==> job 8218 <==
==> flow/design.v <==
module video_sync_generator(reset,
                            vga_clk,
                            blank_n,
                            HS,
                            VS);
input reset;
input vga_clk;
output reg blank_n;
output reg HS;
output reg VS;
parameter hori_line  = 800;                           
parameter hori_back  = 144;
parameter hori_front = 16;
parameter vert_line  = 525;
parameter vert_back  = 34;
parameter vert_front = 11;
parameter H_sync_cycle = 96;
parameter V_sync_cycle = 2;
reg [10:0] h_cnt;
reg [9:0]  v_cnt;
wire cHD,cVD,cDEN,hori_valid,vert_valid;
always@(posedge vga_clk,posedge reset)
begin
  if (reset)
  begin
     h_cnt<=11'd0;
     v_cnt<=10'd0;
  end
    else
    begin
      if (h_cnt==hori_line-1)
      begin 
         h_cnt<=11'd0;
         if (v_cnt==vert_line-1)
            v_cnt<=10'd0;
         else
            v_cnt<=v_cnt+1;
      end
      else
         h_cnt<=h_cnt+1;
    end
end
assign cHD = (h_cnt<H_sync_cycle)?1'b0:1'b1;
assign cVD = (v_cnt<V_sync_cycle)?1'b0:1'b1;
assign hori_valid = (h_cnt<(hori_line-hori_front)&& h_cnt>=hori_back)?1'b1:1'b0;
assign vert_valid = (v_cnt<(vert_line-vert_front)&& v_cnt>=vert_back)?1'b1:1'b0;
assign cDEN = hori_valid && vert_valid;
always@(posedge vga_clk)
begin
  HS<=cHD;
  VS<=cVD;
  blank_n<=cDEN;
end
endmodule
module mem_saida_seq(
    input [18:0] endereco,
    output [23:0] data_out);
wire [9:0] px = endereco % 19'd640;
wire [8:0] py = endereco / 19'd640;
wire faixa = ((py / 9'd10) % 2'd2) == 1'b1;  
reg [2:0] pixel;
always @(*) begin
    if (px < 10'd120 || px >= 10'd520)
        pixel = 3'b011;                        
    else if (px < 10'd128 || px >= 10'd512)
        pixel = faixa ? 3'b100 : 3'b111;       
    else if (px == 10'd223 || px == 10'd319 || px == 10'd414)
        pixel = 3'b111;                        
    else
        pixel = 3'b000;                        
end
assign data_out[23:16] = {8{pixel[2]}};  
assign data_out[15:8]  = {8{pixel[1]}};  
assign data_out[7:0]   = {8{pixel[0]}};  
endmodule
module draw_dynamic_cars(
input clk,
    input [18:0] addr,         
    input [23:0] bgr_data_in,
    input [5:0] CAR_WIDTH,
    input [5:0] CAR_HEIGHT,
    input [10:0] SCREEN_WIDTH,
    input [9:0] SCREEN_HEIGHT,
    input [9:0] car_user_x,
    input [8:0] CAR_USER_Y,            
    input [9:0] car2_x,               
    input [9:0] car2_y,               
    input [9:0] car3_x,               
    input [9:0] car3_y,
    input SHOW_CARS,
    output reg [23:0] bgr_data_out           
);
    wire [9:0] pixel_x = addr % SCREEN_WIDTH;
    wire [8:0] pixel_y = addr / SCREEN_WIDTH;
    always @(posedge clk) begin
		if (SHOW_CARS) begin
        	if (pixel_x >= car_user_x && pixel_x < car_user_x + CAR_WIDTH &&
            	    pixel_y >= CAR_USER_Y && pixel_y < CAR_USER_Y + CAR_HEIGHT) begin
			if (pixel_y <= (CAR_USER_Y + 1) && ((pixel_x <= (car_user_x + 4) &&
			    pixel_x >= (car_user_x + 3)) || (pixel_x <= (car_user_x + 19) && pixel_x >= (car_user_x + 18))))
				bgr_data_out = 24'hFFFFFF;
			else if ((pixel_y <= CAR_USER_Y + 10) && (pixel_y >= CAR_USER_Y + 7) && 
				(pixel_x <= car_user_x + 17) && (pixel_x >= car_user_x + 5))
				bgr_data_out = 24'hFFFFFF;
			else if ((pixel_y <= CAR_USER_Y + 29) && (pixel_y >= CAR_USER_Y + 27) && 
				(pixel_x <= car_user_x + 16) && (pixel_x >= car_user_x + 6))
				bgr_data_out = 24'hFFFFFF;
			else if (pixel_x == car_user_x + 2 || pixel_x == car_user_x + 3 ||
				 pixel_x == car_user_x + 19 || pixel_x == car_user_x + 20) begin
				if ((pixel_x == car_user_x + 2 || pixel_x == car_user_x + 20) && ((pixel_y <= CAR_USER_Y + 23)&&
				(pixel_y >= CAR_USER_Y + 13)))
				bgr_data_out = 24'hFFFFFF;
				else if ((pixel_x == car_user_x + 3 || pixel_x == car_user_x + 19) && ((pixel_y <= CAR_USER_Y + 24)&&
				(pixel_y >= CAR_USER_Y + 12)))
				bgr_data_out = 24'hFFFFFF;
				else bgr_data_out = 24'h007BFF;
			end
			else if (((pixel_y <= CAR_USER_Y + 6) && (pixel_y >= CAR_USER_Y + 3)) || 
				((pixel_y <= CAR_USER_Y + 32) && (pixel_y >= CAR_USER_Y + 29))) begin
				if (pixel_x == car_user_x || pixel_x == (car_user_x + CAR_WIDTH - 1)) 
					bgr_data_out = 24'h555555;
				else bgr_data_out = 24'h007BFF;
			end
			else if (((pixel_y == CAR_USER_Y) || (pixel_y == (CAR_USER_Y + CAR_HEIGHT - 1))) &&
    			   ((pixel_x == car_user_x) || (pixel_x == (car_user_x + CAR_WIDTH - 1)))) begin
    				bgr_data_out = 24'h000000;
			end
			else bgr_data_out = 24'h007BFF;
        	end
		else if ((pixel_y == CAR_USER_Y + 8) && (pixel_x == (car_user_x - 1) || pixel_x == (car_user_x + CAR_WIDTH))) 
			bgr_data_out = 24'h007BFF;
        	else if (pixel_x >= car2_x && pixel_x < car2_x + CAR_WIDTH &&
                	pixel_y >= car2_y && pixel_y < car2_y + CAR_HEIGHT && car2_y > 0) begin
			begin
				if (pixel_y <= (car2_y + 1) && ((pixel_x <= (car2_x + 4) &&
			    	    pixel_x >= (car2_x + 3)) || (pixel_x <= (car2_x + 19) && pixel_x >= (car2_x + 18))))
					bgr_data_out = 24'hFFFFFF;
				else if ((pixel_y <= car2_y + 10) && (pixel_y >= car2_y + 7) && 
				        (pixel_x <= car2_x + 17) && (pixel_x >= car2_x + 5))
					bgr_data_out = 24'hFFFFFF;
				else if ((pixel_y <= car2_y + 29) && (pixel_y >= car2_y + 27) && 
				        (pixel_x <= car2_x + 16) && (pixel_x >= car2_x + 6))
					bgr_data_out = 24'hFFFFFF;
				else if (pixel_x == car2_x + 2 || pixel_x == car2_x + 3 ||
				 	pixel_x == car2_x + 19 || pixel_x == car2_x + 20) begin
					if ((pixel_x == car2_x + 2 || pixel_x == car2_x + 20) && ((pixel_y <= car2_y + 23)&&
				   	   (pixel_y >= car2_y + 13)))
						bgr_data_out = 24'hFFFFFF;
					else if ((pixel_x == car2_x + 3 || pixel_x == car2_x + 19) && ((pixel_y <= car2_y + 24)&&
				        	(pixel_y >= car2_y + 12)))
						bgr_data_out = 24'hFFFFFF;
					else bgr_data_out = 24'hFF4500;
				end
				else if (((pixel_y <= car2_y + 6) && (pixel_y >= car2_y + 3)) || 
					((pixel_y <= car2_y + 32) && (pixel_y >= car2_y + 29))) begin
					if (pixel_x == car2_x || pixel_x == (car2_x + CAR_WIDTH - 1)) 
						bgr_data_out = 24'h555555;
					else bgr_data_out = 24'hFF4500;
				end
				else if (((pixel_y == car2_y) || (pixel_y == (car2_y + CAR_HEIGHT - 1))) &&
    			   		((pixel_x == car2_x) || (pixel_x == (car2_x + CAR_WIDTH - 1)))) begin
    					bgr_data_out = 24'h000000;
				end
				else bgr_data_out = 24'hFF4500;
			end
        	end
		else if ((pixel_y == car2_y + 8) && (pixel_x == (car2_x - 1) || pixel_x == (car2_x + CAR_WIDTH))) 
			bgr_data_out = 24'hFF4500;
        	else if (pixel_x >= car3_x && pixel_x < car3_x + CAR_WIDTH &&
                	pixel_y >= car3_y && pixel_y < car3_y + CAR_HEIGHT) begin
			if (pixel_y <= (car3_y + 1) && ((pixel_x <= (car3_x + 4) &&
			   pixel_x >= (car3_x + 3)) || (pixel_x <= (car3_x + 19) && pixel_x >= (car3_x + 18))))
				bgr_data_out = 24'hFFFFFF;
			else if ((pixel_y <= car3_y + 10) && (pixel_y >= car3_y + 7) && 
				(pixel_x <= car3_x + 17) && (pixel_x >= car3_x + 5))
				bgr_data_out = 24'hFFFFFF;
			else if ((pixel_y <= car3_y + 29) && (pixel_y >= car3_y + 27) && 
				(pixel_x <= car3_x + 16) && (pixel_x >= car3_x + 6))
				bgr_data_out = 24'hFFFFFF;
			else if (pixel_x == car3_x + 2 || pixel_x == car3_x + 3 ||
				 pixel_x == car3_x + 19 || pixel_x == car3_x + 20) begin
				if ((pixel_x == car3_x + 2 || pixel_x == car3_x + 20) && ((pixel_y <= car3_y + 23)&&
				  (pixel_y >= car3_y + 13)))
					bgr_data_out = 24'hFFFFFF;
				else if ((pixel_x == car3_x + 3 || pixel_x == car3_x + 19) && ((pixel_y <= car3_y + 24)&&
				        (pixel_y >= car3_y + 12)))
					bgr_data_out = 24'hFFFFFF;
				else bgr_data_out = 24'hFF4500;
			end
			else if (((pixel_y <= car3_y + 6) && (pixel_y >= car3_y + 3)) || 
				((pixel_y <= car3_y + 32) && (pixel_y >= car3_y + 29))) begin
				if (pixel_x == car3_x || pixel_x == (car3_x + CAR_WIDTH - 1)) 
					bgr_data_out = 24'h555555;
				else bgr_data_out = 24'hFF4500;
			end
			else if (((pixel_y == car3_y) || (pixel_y == (car3_y + CAR_HEIGHT - 1))) &&
    			   	((pixel_x == car3_x) || (pixel_x == (car3_x + CAR_WIDTH - 1)))) begin
    				bgr_data_out = 24'h000000;
			end
			else bgr_data_out = 24'hFF4500;
        	end
		else if ((pixel_y == car3_y + 8) && (pixel_x == (car3_x - 1) || pixel_x == (car3_x + CAR_WIDTH))) 
			bgr_data_out = 24'hFF4500;
		else bgr_data_out = bgr_data_in;
		end
		else bgr_data_out = bgr_data_in;
    end
endmodule
module enduro_video(iRST_n,
                    iVGA_CLK,
                    show_cars,
                    car_user_x,
                    car2_x,
                    car2_y,
                    car3_x,
                    car3_y,
                    oBLANK_n,
                    oHS,
                    oVS,
                    b_data,
                    g_data,
                    r_data);
input iRST_n;
input iVGA_CLK;
input show_cars;
input [9:0] car_user_x;
input [9:0] car2_x;
input [9:0] car2_y;
input [9:0] car3_x;
input [9:0] car3_y;
output reg oBLANK_n;
output reg oHS;
output reg oVS;
output [7:0] b_data;
output [7:0] g_data;
output [7:0] r_data;
wire rst;
reg [18:0] ADDR;
wire [9:0] SCREEN_HEIGHT;
wire [10:0] SCREEN_WIDTH;
wire [5:0] CAR_WIDTH, CAR_HEIGHT;
wire [8:0] CAR_USER_Y;
wire [23:0] BGR_data_out;
assign SCREEN_HEIGHT = 10'd480;
assign SCREEN_WIDTH = 11'd640;
assign CAR_WIDTH = 6'd23;
assign CAR_HEIGHT = 6'd36;
assign CAR_USER_Y = SCREEN_HEIGHT - CAR_HEIGHT;
wire [23:0] bgr_data_raw;
wire cBLANK_n,cHS,cVS;
assign rst = ~iRST_n;
video_sync_generator LTM_ins (.vga_clk(iVGA_CLK),
                              .reset(rst),
                              .blank_n(cBLANK_n),
                              .HS(cHS),
                              .VS(cVS));
always@(posedge iVGA_CLK, negedge iRST_n)
begin
  if (!iRST_n)
     ADDR<=19'd0;
  else if (cHS==1'b0 && cVS==1'b0)
     ADDR<=19'd0;
  else if (cBLANK_n==1'b1)
     ADDR<=ADDR+1;
end
    draw_dynamic_cars draw_cars(
			.clk(iVGA_CLK),
        .addr(ADDR),
        .bgr_data_in(bgr_data_raw),
        .bgr_data_out(BGR_data_out),
			.SHOW_CARS(show_cars),
        .CAR_WIDTH(CAR_WIDTH),
        .CAR_HEIGHT(CAR_HEIGHT),
        .SCREEN_WIDTH(SCREEN_WIDTH),
        .SCREEN_HEIGHT(SCREEN_HEIGHT),
			.CAR_USER_Y(CAR_USER_Y),
        .car_user_x(car_user_x),
        .car2_x(car2_x),
        .car2_y(car2_y),
        .car3_x(car3_x),
        .car3_y(car3_y)
    );
mem_saida_seq memu0 (
    .endereco(ADDR),
	.data_out(bgr_data_raw)
);
assign b_data = BGR_data_out[7:0];
assign g_data = BGR_data_out[15:8];
assign r_data = BGR_data_out[23:16];
always@(posedge iVGA_CLK)
begin
  oHS<=cHS;
  oVS<=cVS;
  oBLANK_n<=cBLANK_n;
end
endmodule
==> flow/run.sh <==
#!/bin/bash
# the make line also repeats each setting of config.mk as NAME=value (left out here)
make -C /OpenROAD-flow-scripts/flow DESIGN_CONFIG=/design/flow/config.mk WORK_HOME=/design/flow/orfs CLKGATE_MAP_FILE= finish
==> flow/config.mk <==
export PLATFORM = sky130hd
export DESIGN_NAME = enduro_video
export DESIGN_NICKNAME = enduro_video
export VERILOG_FILES = /design/flow/design.v
export SDC_FILE = /design/flow/constraint.sdc
export NUM_CORES = 4
export LEC_CHECK = 0
export ABC_AREA = 1
export CAP_MARGIN = 20
export CORE_MARGIN = 2
export CORE_UTILIZATION = 72
export CTS_CLUSTER_DIAMETER = 103
export CTS_CLUSTER_SIZE = 37
export HOLD_SLACK_MARGIN = 0.3
export PLACE_DENSITY = 0.4
export SLEW_MARGIN = 20
==> flow/constraint.sdc <==
create_clock -name core_clock -period 7.25 [get_ports {iVGA_CLK}]
set_input_delay 1.4500 -clock core_clock [delete_from_list [all_inputs] [get_ports {iVGA_CLK}]]
set_output_delay 1.4500 -clock core_clock [all_outputs]
set_load 0.01 [all_outputs]
==> job 9559: changes against job 8218 <==
CORE_UTILIZATION = 71   (was 72)
CTS_CLUSTER_DIAMETER = not set   (was 103)
CTS_CLUSTER_SIZE = 40   (was 37)
HOLD_SLACK_MARGIN = not set   (was 0.3)
PLACE_DENSITY = not set   (was 0.4)
PLACE_DENSITY_LB_ADDON = 0.06   (was not set)
==> flow/constraint.sdc (replaced) <==
create_clock -name core_clock -period 10.6 [get_ports {iVGA_CLK}]
set_input_delay 2.1200 -clock core_clock [delete_from_list [all_inputs] [get_ports {iVGA_CLK}]]
set_output_delay 2.1200 -clock core_clock [all_outputs]
set_load 0.01 [all_outputs]
==> qor summary <==
Result of the run: job 9559 timing/DRC/antenna clean; job 8218 timing/DRC/antenna clean
CP dominant cell by count: job 9559 nand2_1; job 8218 nand2_2
N_taps: job 9559 448; job 8218 442
Width of the die: job 9559 188 µm; job 8218 187 µm
Met1 wire length: job 9559 31.3 mm; job 8218 30.8 mm
Worst-path clk slew: job 9559 80 ps; job 8218 70 ps
FF-to-FF setup slack: job 9559 1160 ps; job 8218 380 ps
PnR Total Power: job 9559 1.02 mW; job 8218 1.50 mW
Power density cells: job 9559 40.4 mW/mm²; job 8218 57.8 mW/mm²
Core Area: job 9559 0.0334 mm²; job 8218 0.0327 mm²
Crit share post-route: job 9559 89.1%; job 8218 94.8%
Static leakage: job 9559 13.3 nW; job 8218 13.6 nW
CP max-delay cell: job 9559 o311ai_0; job 8218 or3b_2
Buffering stage count on the worst path with inverters included: job 9559 9; job 8218 6
Minimum setup slack after placement: job 9559 1560 ps; job 8218 99.6 ps
Overall via count from detail_route: job 9559 27100; job 8218 27300
Mean routed wirelength per cell: job 9559 20.1 µm; job 8218 19.9 µm
Largest fanout of any net on the critical path: job 9559 38; job 8218 10
M2 GR Usage: job 9559 74.4%; job 8218 75.5%
Clock Skew: job 9559 8.72 ps; job 8218 3.64 ps
Critical path launch point: job 9559 ADDR[16]$_DFFE_PN0P_; job 8218 ADDR[18]$_DFFE_PN0P_
Pin count of the biggest net entering global routing: job 9559 46; job 8218 41
Fin util: job 9559 75.5%; job 8218 79.1%
Startpoint of the most critical register-to-register path: job 9559 ADDR[16]$_DFFE_PN0P_; job 8218 ADDR[18]$_DFFE_PN0P_
Power is estimated from default activity; no workload was simulated.
